// top_rx_surf
module top_rx_surf(
	input 			clk,
	input 			rst_n,
	input 			data_rx,
	output			flag_en_1, 
	output [7:0]	addr_daohang_data,
	output [12:0]	data_rx_end_internet
    );
	wire 	[7:0]	data_tx;
	wire	[92:0]	nav_data;
	assign	data_rx_end_internet = nav_data[92:80];
surf_internet_rx u_surf_internet_rx (
    .clk(clk), 
    .rst_n(rst_n), 
    .data_rx(data_tx), 
    .rx_int(rx_int), 
	.flag_en_1(flag_en_1),
	.addr_daohang_data(addr_daohang_data),
    .data_rx_end_internet(nav_data)
    );
uart_bps_1 u_uart_bps_1 (
    .clk(clk), 
    .rst_n(rst_n), 
    .cnt_start(bps_start),
    .bps_sig(clk_bps)
    );
uart_receive_1 u_uart_receive_1 (
    .clk(clk), 
    .rst_n(rst_n), 
    .clk_bps(clk_bps), 
    .data_rx(data_rx), 
    .rx_int(rx_int), 
    .data_tx(data_tx), 
    .bps_start(bps_start)
    );
endmodule
export LEC_CHECK = 0
export CAP_MARGIN = 20
export CORE_MARGIN = 2
export CORE_UTILIZATION = 57
export CTS_CLUSTER_SIZE = 29
export SLEW_MARGIN = 20
create_clock -name core_clock -period 6.86 [get_ports {clk}]
run.sh (not shown) runs the stock make flow with config.mk's settings and CLKGATE_MAP_FILE=.
Next try:
ABC_AREA = 1   (was unset)
CORE_UTILIZATION = 72   (was 57)
CTS_CLUSTER_DIAMETER = 397   (was unset)
CTS_CLUSTER_SIZE = unset   (was 29)
PLACE_DENSITY = 0.36   (was unset)
clock period = 2.47 ns   (was 6.86 ns; I/O delays follow)
This time the run completed, yet does not pass: setup timing.
Worst hold slack improved by 0.0088 ns.
Setup slack gets worse by 3.5 ns.
Power climbs to 2.8 times its value.
Count of clock-buffer cells in the layout decreases by 6.
Register-to-register slack is worse by 3.5 ns.
Routed wire length increases by 100%.
Next try:
ABC_AREA = unset   (was 1)
CORE_UTILIZATION = 70   (was 72)
CTS_CLUSTER_DIAMETER = 150   (was 397)
CTS_CLUSTER_SIZE = 15   (was unset)
PLACE_DENSITY = unset   (was 0.36)
PLACE_DENSITY_LB_ADDON = 0.06   (was unset)
clock period = 2.49 ns   (was 2.47 ns; I/O delays follow)
The changed run finished with setup timing left.
Cell count decreases by 22%.
Register-to-register slack is worse by 0.50 ns.
Worst hold slack barely changes.
Cell area decreases by 9.2%.
Total power decreases by 16%.
Worst setup slack is worse by 0.50 ns.
Utilization decreases by 6.1 points.
Next try:
CORE_UTILIZATION = 40   (was 70)
CTS_CLUSTER_DIAMETER = unset   (was 150)
CTS_CLUSTER_SIZE = unset   (was 15)
PLACE_DENSITY_LB_ADDON = unset   (was 0.06)
clock period = 4.44 ns   (was 2.49 ns; I/O delays follow)
Effect: This time the run completed with no timing, DRC or antenna violations; register-to-register slack improves by 1.9 ns; critical path depth goes down by 1; setup slack improves by 1.9 ns; clock skew stays flat; design area goes down by 4.4%; core utilization goes down by 40 points; clock-buffer cell count goes up by 8; wire length goes down by 23%; clock power goes down by about 22%; die size goes up by 73%.

## wip/fjord
Starting RTL as in the previous note.
clock: 10.0 ns
lec_check: 0
abc_area: 1
cap_margin: 20
core_margin: 2
core_utilization: 56
setup_slack_margin: 0.49
slew_margin: 20
Input changes introduced in wip/pepper (baseline for comparison: wip/fjord):
Settings: CELL_PAD_IN_SITES_DETAIL_PLACEMENT newly set to 2; HOLD_SLACK_MARGIN newly set to -0.05; CORE_UTILIZATION changed from 56 to 72; PLACE_DENSITY newly set to 0.73; ABC_AREA removed (was 1); SETUP_SLACK_MARGIN changed from 0.49 to 0.41; CTS_CLUSTER_SIZE newly set to 93; GPL_TIMING_DRIVEN newly set to 0; CELL_PAD_IN_SITES_GLOBAL_PLACEMENT newly set to 2; MAX_ROUTING_LAYER newly set to met4.
## What came out
- Count of different cell masters after synthesis (wip/fjord / wip/pepper): 0.72
- Synthesized cell count shrinks by more than a quarter when moving from wip/fjord to wip/pepper.
- Area of the mapped netlist: wip/pepper and wip/fjord compared, higher one is wip/fjord
- The mux contribution to synthesized area in wip/pepper was higher than what wip/fjord gave.
- Total cells reported by yosys after synthesis in wip/pepper vs wip/fjord: down 26%
- From wip/fjord to wip/pepper the numbers moved as follows: post-synthesis share of cell area spent on and, or, nand and nor gates lower; overall die area lower; floorplan utilization higher; cell row count lower.
- wip/fjord did not stop at any stage, and its layout met the timing, DRC and antenna checks.
- The log for wip/pepper ends in global placement without I/O (3_1_place_gp_skip_io) with error GPL-0301, so the run never completed.
--- input diff wip/pepper..wip/onyx ---
Settings: setting PLACE_DENSITY_LB_ADDON to 0.01 for the first time; removing CELL_PAD_IN_SITES_GLOBAL_PLACEMENT (formerly 2); removing PLACE_DENSITY (formerly 0.73); setting ABC_AREA to 1 for the first time; removing CELL_PAD_IN_SITES_DETAIL_PLACEMENT (formerly 2); removing SETUP_SLACK_MARGIN (formerly 0.41); changing CORE_UTILIZATION from 72 to 69; changing CTS_CLUSTER_SIZE from 93 to 76; removing HOLD_SLACK_MARGIN (formerly -0.05); removing MAX_ROUTING_LAYER (formerly met4); removing GPL_TIMING_DRIVEN (formerly 0); changing the clock period (ns, I/O delays scaled along) from 10.0 to 2.53.
Results
To summarise wip/onyx: no stage aborted, but the layout did not pass its checks, failing on setup timing. And-or/or-and share of the synthesized area delta for wip/onyx relative to wip/pepper: 0.91 points lower. Looking at die extent in x, wip/onyx sits above wip/pepper. Compared with wip/pepper, in wip/onyx core area increased about 9%, synthesized area increased about 5%, number of enable-type register cells in the synthesized netlist essentially unchanged. wip/onyx vs wip/pepper — synthesized-area fraction occupied by xor and xnor cells dropped 2.6 points. Re post-synthesis chip area from yosys: wip/onyx and wip/pepper aren't equal, and the higher value belongs to wip/onyx. Taking wip/pepper as the reference, in wip/onyx synthesized netlist cell count increased by 35% relative to the old numbers; cell count in the Yosys report saw an increase; register area share after synthesis fell by 3.0 points. wip/onyx ended up with a higher die area than wip/pepper did.

## run E
Starting RTL as in the previous note.
clock: 5.92 ns
lec_check: 0
cap_margin: 20
core_margin: 3
core_utilization: 24
max_routing_layer: met4
min_routing_layer: met1
setup_slack_margin: 0.21
slew_margin: 20
Run E finished every stage and its layout cleared the timing, DRC and antenna checks.
Inputs modified between run E and run X:
- CORE_UTILIZATION: 24 -> 69
- SETUP_SLACK_MARGIN: 0.21 -> unset
- MIN_ROUTING_LAYER: met1 -> unset
- MAX_ROUTING_LAYER: met4 -> unset
- CORE_MARGIN: 3 -> 2
- the clock period (ns, I/O delays scaled along): 5.92 -> 4.44
## What came out
Between run E and run X, the flow reports largest net degree at the start of global routing decreasing by more than a quarter.
Run X reports a lower number of instances in the placed design than run E does.
Of run E and run X, the lower met3 track utilization from global routing belongs to run E.
Compare run E and run X | area after detailed placement higher: run E
Compared with run E, run X is the more power-hungry design.
NOTE: part of the power in the clock network in run X falls short of that of run E
The cell count in run X was lower than what run E gave.
Run X against run E: combinational group share of total power comparable; total length of routed wires now larger.
Power is estimated from default activity; no workload was simulated.
